// std_fp_smult_pipe
module std_fp_smult_pipe #(
    parameter WIDTH = 32,
    parameter INT_WIDTH = 16,
    parameter FRAC_WIDTH = 16
) (
    input  [WIDTH-1:0]              left,
    input  [WIDTH-1:0]              right,
    input  logic                    reset,
    input  logic                    go,
    input  logic                    clk,
    output logic [WIDTH-1:0]        out,
    output logic                    done
);
  std_fp_mult_pipe #(
    .WIDTH(WIDTH),
    .INT_WIDTH(INT_WIDTH),
    .FRAC_WIDTH(FRAC_WIDTH),
    .SIGNED(1)
  ) comp (
    .clk(clk),
    .done(done),
    .reset(reset),
    .go(go),
    .left(left),
    .right(right),
    .out(out)
  );
endmodule
make LEC_CHECK=0 CAP_MARGIN=0 CELL_PAD_IN_SITES_DETAIL_PLACEMENT=0 CORE_MARGIN=2 CORE_UTILIZATION=72 CTS_CLUSTER_DIAMETER=100 CTS_CLUSTER_SIZE=38 GPL_ROUTABILITY_DRIVEN=0 PLACE_DENSITY=0.63 SETUP_SLACK_MARGIN=1.03 SLEW_MARGIN=15 finish   # period 7.96 ns
run.sh (not shown) runs the stock make flow with config.mk's settings and CLKGATE_MAP_FILE=.
==> next run, changes <==
CELL_PAD_IN_SITES_DETAIL_PLACEMENT = not set   (was 0)
CTS_CLUSTER_DIAMETER = 105   (was 100)
CTS_CLUSTER_SIZE = not set   (was 38)
GPL_ROUTABILITY_DRIVEN = not set   (was 0)
PLACE_DENSITY = 0.67   (was 0.63)
SETUP_SLACK_MARGIN = -0.45   (was 1.03)
SLEW_MARGIN = 20   (was 15)
clock period = 6.25 ns   (was 7.96 ns; I/O delays follow)
The new run completed, yet does not pass: negative setup slack. Worst setup slack is worse by 1.8 ns. Cell count is higher by a few percent. Synthesized area does not change. Routed wire length came out lower by a few percent. Sequential share of layout area falls by 0.37 points. Hold slack is about the same. Utilization went up by 0.88 points. Global-route usage falls by 2.4 points. Synthesized cell count is unchanged. Total power went up by a quarter to a third.
==> next run, changes <==
CAP_MARGIN = 20   (was 0)
CORE_UTILIZATION = 66   (was 72)
CTS_CLUSTER_DIAMETER = not set   (was 105)
PLACE_DENSITY = not set   (was 0.67)
SETUP_SLACK_MARGIN = not set   (was -0.45)
clock period = 5.11 ns   (was 6.25 ns; I/O delays follow)
The changed run reached the layout checks and failed them: negative setup slack.
Worst hold slack improved by 0.011 ns.
Critical path depth rises by 1.
Total power rises by 27%.
Wire length rises by 5.0%.
Final area rises by 5.0%.
Register-to-register slack got worse by 1.2 ns.
Combinational power rises by 29%.
Sequential share of layout area falls by 0.15 points.
Non-clock buffer count rises by 81.
Die area rises by 8.9%.
Clock skew falls by 0.015 ns.
==> next run, changes <==
CELL_PAD_IN_SITES_DETAIL_PLACEMENT = 1   (was not set)
CORE_UTILIZATION = 40   (was 66)
CTS_CLUSTER_SIZE = 53   (was not set)
clock period = 7.5 ns   (was 5.11 ns; I/O delays follow)
Result: With this change the flow finished clean; core utilization went down by 37 points; power is lower by 42%; critical path depth rises by 1; via count fell by 8.9%; flip-flop count is unchanged; final cell count increases by 3.4%; setup slack improves by 2.4 ns; final area falls by 9.3%.


std_fp_smult_pipe again, from the RTL that the note above started with.
Settings: LEC_CHECK=0, ABC_AREA=1, CAP_MARGIN=0, CORE_MARGIN=2, CORE_UTILIZATION=68, CTS_CLUSTER_DIAMETER=332, CTS_CLUSTER_SIZE=100, HOLD_SLACK_MARGIN=-0.07, SLEW_MARGIN=0, TNS_END_PERCENT=5; clock period 7.5 ns.
The baseline ran to the end with no violations.
Edit:
- ABC_AREA: 1 -> default
- CAP_MARGIN: 0 -> 20
- CTS_CLUSTER_DIAMETER: 332 -> default
- CTS_CLUSTER_SIZE: 100 -> 39
- HOLD_SLACK_MARGIN: -0.07 -> default
- SLEW_MARGIN: 0 -> 20
- TNS_END_PERCENT: 5 -> default
- clock period: 7.5 -> 5.72 ns (I/O delays scaled with it)
Result: This time the run finished but failed the layout checks on negative setup slack; total power increases by well over a third; critical path depth decreases by 2; count of clock-buffer cells in the layout does not change; cell count decreases by about a fifth.
Edit:
- CORE_UTILIZATION: 68 -> 40
- CTS_CLUSTER_SIZE: 39 -> default
- clock period: 5.72 -> 7.5 ns (I/O delays scaled with it)
What happened: The new run produced a clean layout. Register-to-register slack gains 1700 ps. Design area went down by about 9%. Die size is higher by about 70%. Setup slack gets better by 1700 ps. Sequential share of layout area is higher by 0.26 points. Combinational power went down by about 43%. Clock-buffer cell count increases by 1. Wire length drops by 14%. Power falls by about 36%.
Edit:
- ABC_AREA: default -> 1
- CTS_CLUSTER_DIAMETER: default -> 142
- CTS_CLUSTER_SIZE: default -> 62
- TNS_END_PERCENT: default -> 95
Design area went up by a few percent.
Setup slack is better by 46 ps.
Core utilization decreases by 0.31 points.
Sequential power came out lower by a few percent.
Sequential share of layout area is lower by 0.32 points.
Register-to-register slack is better by 50 ps.
Edit:
- CAP_MARGIN: 20 -> 0
- CELL_PAD_IN_SITES_GLOBAL_PLACEMENT: default -> 1
- CTS_CLUSTER_DIAMETER: 142 -> 332
- CTS_CLUSTER_SIZE: 62 -> 66
- HOLD_SLACK_MARGIN: default -> -0.07
- PLACE_DENSITY: default -> 0.89
- SLEW_MARGIN: 20 -> 0
- TNS_END_PERCENT: 95 -> default
After rerunning:
- power came out lower by 2.1%
- via count came out higher by about 0.6%
- wire length came out lower by about 4%
- final cell count came out lower by about 0.4%
- clock skew barely changes
- global-route usage came out lower by 1.1 points
- combinational power came out lower by about 2%
- cell area came out lower by 0.58%
- hold slack loses 5.7 ps


std_fp_smult_pipe again, from the RTL that the note above started with.
// std_fp_smult_pipe
module std_fp_smult_pipe #(
    parameter WIDTH = 32,
    parameter INT_WIDTH = 16,
    parameter FRAC_WIDTH = 16
) (
    input  [WIDTH-1:0]              left,
    input  [WIDTH-1:0]              right,
    input  logic                    reset,
    input  logic                    go,
    input  logic                    clk,
    output logic [WIDTH-1:0]        out,
    output logic                    done
);
  std_fp_mult_pipe #(
    .WIDTH(WIDTH),
    .INT_WIDTH(INT_WIDTH),
    .FRAC_WIDTH(FRAC_WIDTH),
    .SIGNED(1)
  ) comp (
    .clk(clk),
    .done(done),
    .reset(reset),
    .go(go),
    .left(left),
    .right(right),
    .out(out)
  );
endmodule
clock: 7.59 ns
lec_check: 0
abc_area: 1
cap_margin: 30
cell_pad_in_sites_detail_placement: 1
cell_pad_in_sites_global_placement: 2
core_margin: 5
core_utilization: 40
max_routing_layer: met4
min_routing_layer: met2
place_density_lb_addon: 0.11
setup_slack_margin: 2.2
slew_margin: 15
tns_end_percent: 60
The first run passed the timing, DRC and antenna checks.
Rerun with:
Settings changed: CAP_MARGIN 30 to 20, CELL_PAD_IN_SITES_DETAIL_PLACEMENT 1 to default, CELL_PAD_IN_SITES_GLOBAL_PLACEMENT 2 to default, CORE_MARGIN 5 to 2, CORE_UTILIZATION 40 to 72, CTS_CLUSTER_SIZE from default to 96, MAX_ROUTING_LAYER met4 to default, MIN_ROUTING_LAYER met2 to default, PLACE_DENSITY_LB_ADDON 0.11 to default, SETUP_SLACK_MARGIN 2.2 to default, SLEW_MARGIN 15 to 20, TNS_END_PERCENT 60 to default.
Clock period 7.59 ns to 2.74 ns, I/O delays scaled along.
Effect: The new run never finished: it broke off in 5_1_grt. Die area came out lower by 46%. Synthesized cell count is unchanged. Area after synthesis does not change.
Rerun with:
Settings changed: CTS_CLUSTER_SIZE 96 to 39, HOLD_SLACK_MARGIN from default to 0.3, PLACE_DENSITY from default to 0.7.
Clock period 2.74 ns to 5.39 ns, I/O delays scaled along.
Result: Now the flow finished but failed the layout checks on setup timing. Synthesized area stays the same. Synthesized cell count is unchanged. Die area stays the same.
Rerun with:
Settings changed: ABC_AREA 1 to default, CTS_CLUSTER_DIAMETER from default to 175, CTS_CLUSTER_SIZE 39 to 96, HOLD_SLACK_MARGIN 0.3 to default, PLACE_DENSITY 0.7 to default, TNS_END_PERCENT from default to 5.
Clock period 5.39 ns to 6.75 ns, I/O delays scaled along.
What happened: The new run reached the layout checks and failed them: setup timing; first-iteration DRC count is lower by 64%; routed wire length is lower by 36%; register-to-register slack is better by 1.9 ns.
Power figures rest on the tool's default switching activity, not on a simulated workload.
